==> inputs of indigo <==
// FPU_top_level
module FPU_top_level
(
 input 	       clk,
 input 	       nrst,
 input  [31:0] floating_point1,
 input  [31:0] floating_point2,
 input  [2:0]  frm,
 input  [6:0]  funct7,
 output [31:0] floating_point_out,
 output [4:0]  flags
 );
   reg [2:0]   frm2;
   reg [2:0]   frm3;
   reg [6:0]   funct7_2;
   reg [6:0]   funct7_3;
   localparam ADD = 7'b0100000;
   localparam MUL = 7'b0000010;
   reg 	       sign_shifted;
   reg [25:0]  frac_shifted;
   reg 	       sign_not_shifted;
   reg [25:0]  frac_not_shifted;
   reg [7:0]   exp_max;
   reg         mul_sign1;
   reg         mul_sign2;
   reg [7:0]   mul_exp1;
   reg [7:0]   mul_exp2;
   reg [25:0]  product;
   reg         mul_carry_out;
   reg [61:0]  step1_to_step2;
   reg [61:0]  nxt_step1_to_step2;
   reg        add_sign_out;
   reg [25:0] add_sum;
   reg 	      add_carry_out;
   reg [7:0]  add_exp_max;
   reg        mul_sign_out;
   reg [7:0]  sum_exp;
   reg        mul_ovf;
   reg        mul_unf;
   reg        inv;
   reg        inv2;
   reg        inv3;
   reg [37:0] step2_to_step3;
   reg [37:0] nxt_step2_to_step3;
        ADD_step1 addStep1(
			   .floating_point1_in(floating_point1),
			   .floating_point2_in(floating_point2),
			   .sign_shifted(sign_shifted),
			   .frac_shifted(frac_shifted),
			   .sign_not_shifted(sign_not_shifted),
			   .frac_not_shifted(frac_not_shifted),
			   .exp_max(exp_max)
			   );
        MUL_step1 mulStep1(
			   .fp1_in(floating_point1),
			   .fp2_in(floating_point2),
			   .sign1(mul_sign1),
			   .sign2(mul_sign2),
			   .exp1(mul_exp1),
			   .exp2(mul_exp2),
			   .product(product),
			   .carry_out(mul_carry_out)
			   );
   always_comb begin : check_for_invalid_op
      inv = 0;
      if(funct7 == ADD) begin
	 if((floating_point1[30:0] == 31'h7F800000) && 
	    (floating_point2[30:0] == 31'h7F800000) && 
	    (floating_point1[31] ^ floating_point2[31])) begin
	        inv = 1;
	 end
      end
      if(funct7 == MUL) begin
	 if(((floating_point1[30:0] == 31'h00000000)  &&
	     (floating_point2[30:0] == 31'h7F800000)) ||
	    ((floating_point1[30:0] == 31'h7F800000)  &&
	     (floating_point2[30:0] == 31'h00000000))) begin
	        inv = 1;
	 end
      end
   end  
   always_comb begin : select_op_step1to2
      nxt_step1_to_step2 = '0;
      case(funct7)
	ADD: begin
	   nxt_step1_to_step2[61]    = sign_shifted;
  ...
==> flow/config.mk <==
export PLATFORM = sky130hd
export DESIGN_NAME = FPU_top_level
export DESIGN_NICKNAME = FPU_top_level
export VERILOG_FILES = /design/flow/design.v
export SDC_FILE = /design/flow/constraint.sdc
export NUM_CORES = 4
export LEC_CHECK = 0
export CAP_MARGIN = 30
export CORE_MARGIN = 2
export CORE_UTILIZATION = 40
export SLEW_MARGIN = 25
==> flow/constraint.sdc <==
create_clock -name core_clock -period 10.0 [get_ports {clk}]
set_input_delay 2.0000 -clock core_clock [delete_from_list [all_inputs] [get_ports {clk}]]
set_output_delay 2.0000 -clock core_clock [all_outputs]
set_load 0.01 [all_outputs]
run.sh (not shown) runs the stock make flow with config.mk's settings and CLKGATE_MAP_FILE=.
==> amber (differences from indigo) <==
--- a/flow/config.mk
+++ b/flow/config.mk
@@ -5,7 +5,13 @@
 export SDC_FILE = /design/flow/constraint.sdc
 export NUM_CORES = 4
 export LEC_CHECK = 0
-export CAP_MARGIN = 30
+export ABC_AREA = 1
+export CAP_MARGIN = 0
+export CORE_ASPECT_RATIO = 0.5
 export CORE_MARGIN = 2
 export CORE_UTILIZATION = 40
-export SLEW_MARGIN = 25
+export CTS_CLUSTER_DIAMETER = 281
+export CTS_CLUSTER_SIZE = 98
+export PLACE_DENSITY_LB_ADDON = 0.04
+export SETUP_SLACK_MARGIN = -0.06
+export SLEW_MARGIN = 0
==> maple (differences from indigo) <==
--- a/flow/config.mk
+++ b/flow/config.mk
@@ -5,7 +5,8 @@
 export SDC_FILE = /design/flow/constraint.sdc
 export NUM_CORES = 4
 export LEC_CHECK = 0
-export CAP_MARGIN = 30
+export CAP_MARGIN = 20
 export CORE_MARGIN = 2
-export CORE_UTILIZATION = 40
-export SLEW_MARGIN = 25
+export CORE_UTILIZATION = 62
+export CTS_CLUSTER_SIZE = 39
+export SLEW_MARGIN = 20
==> flow/constraint.sdc (replaced) <==
create_clock -name core_clock -period 7.48 [get_ports {clk}]
set_input_delay 1.4960 -clock core_clock [delete_from_list [all_inputs] [get_ports {clk}]]
set_output_delay 1.4960 -clock core_clock [all_outputs]
set_load 0.01 [all_outputs]
==> qor summary <==
quantity                                                        amber                   indigo               maple
Result of the run                             complete, no violations  complete, no violations     failed layout checks
Violated checks                                                     -                        -        setup timing
Final cycle utilization of the critical path                    0.897                    0.919                1.06
Placed cell count                                               6,635                    5,265               5,124
Sequential share of cell area                                  0.0730                   0.0764              0.0682
Area used by multi-input combinational logic              27,200 um^2              27,200 um^2         28,200 um^2
Crit path capture                                  step1_to_step2[43]       step1_to_step2[42]  step1_to_step2[17]
Detailed route wirelength on metal3                           9920 um                  9720 um           18,700 um
Hold_ws                                                      0.345 ns                 0.341 ns            0.338 ns
Global routing met2 resource utilization                        0.537                    0.451               0.716
Setup clock skew after layout                               0.0137 ns                0.0208 ns           0.0187 ns
Aoi share                                                       0.101                    0.173               0.173
First-pass GRT wire length                                 227,000 um               187,000 um          203,000 um
Worst hold start                                              frm2[0]                  frm2[1]             frm2[0]
Cell count along the critical path                                 29                       26                  30
Relative slew slack                                             0.211                    0.289               0.282
Reg area                                                    2830 um^2                2830 um^2           2830 um^2
Die height                                                     215 um                   294 um              237 um
Most frequent cell after synthesis                            nand2_1                    inv_1               inv_1
Global router's overall resource usage                          0.328                    0.277               0.473
Number of global-route vias before repair                      36,200                   32,200              34,700
Worst slew pin tran                                           1.18 ns                  1.06 ns             1.07 ns
Top-area cell share                                             0.275                    0.291               0.291

========
==> inputs of run C <==
FPU_top_level again, from the RTL that the note above started with.
Settings: LEC_CHECK=0, CAP_MARGIN=20, CORE_MARGIN=2, CORE_UTILIZATION=70, CTS_CLUSTER_DIAMETER=381, CTS_CLUSTER_SIZE=34, SLEW_MARGIN=20, TNS_END_PERCENT=5; clock period 5.55 ns.
==> run P (differences from run C) <==
--- a/flow/config.mk
+++ b/flow/config.mk
@@ -8,7 +8,7 @@
 export CAP_MARGIN = 20
 export CORE_MARGIN = 2
-export CORE_UTILIZATION = 70
-export CTS_CLUSTER_DIAMETER = 381
-export CTS_CLUSTER_SIZE = 34
+export CORE_UTILIZATION = 40
+export CTS_CLUSTER_DIAMETER = 333
+export CTS_CLUSTER_SIZE = 100
 export SLEW_MARGIN = 20
-export TNS_END_PERCENT = 5
+export TNS_END_PERCENT = 10
==> flow/constraint.sdc (replaced) <==
create_clock -name core_clock -period 10.0 [get_ports {clk}]
set_input_delay 2.0000 -clock core_clock [delete_from_list [all_inputs] [get_ports {clk}]]
set_output_delay 2.0000 -clock core_clock [all_outputs]
set_load 0.01 [all_outputs]
==> results_slide.txt <==
Physical Implementation Snapshot

Place
  • Pre-CTS setup slack: 0.413 ns
  • Total placed cells including tap cells: 5,264
  • Placer congestion estimate: 0.962
  • Cell area reported after detailed placement: 36,400 um2

Floorplanning
  • Die H: 294 um
  • Number of placement rows: 106
  • FP Core Util: 40.3%
  • Core area: 83,600 um2

Global route
  • Met1 routing resource usage after global routing: 36.8%
  • Met3 track utilization from global routing: 3.66%
  • Total routing resource utilization after global routing: 27.7%
  • Total gr overflow: 0

Run status
  • Run status: no timing/DRC/antenna violations

Clocking
  • Number of resized instances in the post-cts repair step: 0
# the run above: run P

==> results_slide.txt <==
Physical Implementation Snapshot

Floorplanning
  • Die H: 223 um
  • Core area: 47,600 um2
  • Number of placement rows: 80
  • FP Core Util: 70.7%

Run status
  • Error that ended the run: [ERROR GRT-0232] Routing congestion too high. Check the congestion heatmap in the GUI.
  • Run status: stopped before the end
  • Halt point of the flow: global routing (5_1_grt)

Place
  • Placer congestion estimate: 1.18
# the run above: run C


========
==> run a: inputs <==
Starting RTL as in the previous note.
==> flow/design.v (excerpt) <==
module FPU_top_level
(
 input 	       clk,
 input 	       nrst,
 input  [31:0] floating_point1,
 input  [31:0] floating_point2,
 input  [2:0]  frm,
 input  [6:0]  funct7,
 output [31:0] floating_point_out,
 output [4:0]  flags
 );
   reg [2:0]   frm2;
   reg [2:0]   frm3;
   reg [6:0]   funct7_2;
   reg [6:0]   funct7_3;
   localparam ADD = 7'b0100000;
   localparam MUL = 7'b0000010;
   reg 	       sign_shifted;
   reg [25:0]  frac_shifted;
   reg 	       sign_not_shifted;
   reg [25:0]  frac_not_shifted;
   reg [7:0]   exp_max;
   reg         mul_sign1;
   reg         mul_sign2;
   reg [7:0]   mul_exp1;
   reg [7:0]   mul_exp2;
   reg [25:0]  product;
   reg         mul_carry_out;
   reg [61:0]  step1_to_step2;
   reg [61:0]  nxt_step1_to_step2;
   reg        add_sign_out;
   reg [25:0] add_sum;
   reg 	      add_carry_out;
   reg [7:0]  add_exp_max;
   reg        mul_sign_out;
   reg [7:0]  sum_exp;
   reg        mul_ovf;
   reg        mul_unf;
   reg        inv;
   reg        inv2;
   reg        inv3;
   reg [37:0] step2_to_step3;
   reg [37:0] nxt_step2_to_step3;
        ADD_step1 addStep1(
			   .floating_point1_in(floating_point1),
			   .floating_point2_in(floating_point2),
			   .sign_shifted(sign_shifted),
			   .frac_shifted(frac_shifted),
			   .sign_not_shifted(sign_not_shifted),
			   .frac_not_shifted(frac_not_shifted),
			   .exp_max(exp_max)
			   );
        MUL_step1 mulStep1(
			   .fp1_in(floating_point1),
			   .fp2_in(floating_point2),
			   .sign1(mul_sign1),
			   .sign2(mul_sign2),
			   .exp1(mul_exp1),
			   .exp2(mul_exp2),
  ...
==> flow/config.mk <==
export PLATFORM = sky130hd
export DESIGN_NAME = FPU_top_level
export DESIGN_NICKNAME = FPU_top_level
export VERILOG_FILES = /design/flow/design.v
export SDC_FILE = /design/flow/constraint.sdc
export NUM_CORES = 4
export LEC_CHECK = 0
export CAP_MARGIN = 30
export CORE_ASPECT_RATIO = 1.15
export CORE_MARGIN = 2
export CORE_UTILIZATION = 69
export CTS_CLUSTER_DIAMETER = 258
export CTS_CLUSTER_SIZE = 43
export MAX_ROUTING_LAYER = met4
export PLACE_DENSITY = 0.67
export SETUP_SLACK_MARGIN = -0.59
export SLEW_MARGIN = 20
export TNS_END_PERCENT = 100
==> flow/constraint.sdc <==
create_clock -name core_clock -period 7.27 [get_ports {clk}]
set_input_delay 1.4540 -clock core_clock [delete_from_list [all_inputs] [get_ports {clk}]]
set_output_delay 1.4540 -clock core_clock [all_outputs]
set_load 0.01 [all_outputs]
==> run b (differences from run a) <==
Settings changed: CAP_MARGIN 30 to 20, CELL_PAD_IN_SITES_GLOBAL_PLACEMENT from default to 2, CORE_ASPECT_RATIO 1.15 to default, CORE_UTILIZATION 69 to 71, CTS_CLUSTER_DIAMETER 258 to default, CTS_CLUSTER_SIZE 43 to default, GPL_TIMING_DRIVEN from default to 0, MAX_ROUTING_LAYER met4 to default, PLACE_DENSITY 0.67 to default, SETUP_SLACK_MARGIN -0.59 to default, TNS_END_PERCENT 100 to default.
==> flow/constraint.sdc (replaced) <==
create_clock -name core_clock -period 10.0 [get_ports {clk}]
set_input_delay 2.0000 -clock core_clock [delete_from_list [all_inputs] [get_ports {clk}]]
set_output_delay 2.0000 -clock core_clock [all_outputs]
set_load 0.01 [all_outputs]
==> results <==
metric                                                                              run b                       run a
Outcome                                                            stopped before the end  complete, but fails checks
Last stage reached                                                   3_1_place_gp_skip_io                           -
Violated checks                                                                         -        negative setup slack
Predominant post-synthesis flop cell                             sky130_fd_sc_hd__dfrtp_1    sky130_fd_sc_hd__dfrtp_1
Multiplexer area fraction after synthesis                                          1.256%                      1.256%
Leading area contributor after synthesis                            sky130_fd_sc_hd__fa_1       sky130_fd_sc_hd__fa_1
Area of the die                                                               49180 sq um                 50590 sq um
Area of the mapped netlist                                                    33670 sq um                 33670 sq um
Sequential-to-total area share from yosys stat                                     8.398%                      8.398%
Area of the core                                                              46650 sq um                 48100 sq um
Initial core utilization                                                           72.17%                      70.01%
Number of warnings issued by yosys                                                     14                          14
Die span in y                                                                    221.8 um                    240.9 um
EDFF count, synth                                                                       0                           0
Proportion of netlist area held by the largest area contributor                    29.07%                      29.07%
Die extent in x                                                                  221.8 um                    210.0 um
Number of placement rows                                                               79                          86
XORs/XNORs by Area                                                                 4.162%                      4.162%
Nets in the synthesized netlist                                                      5013                        5013
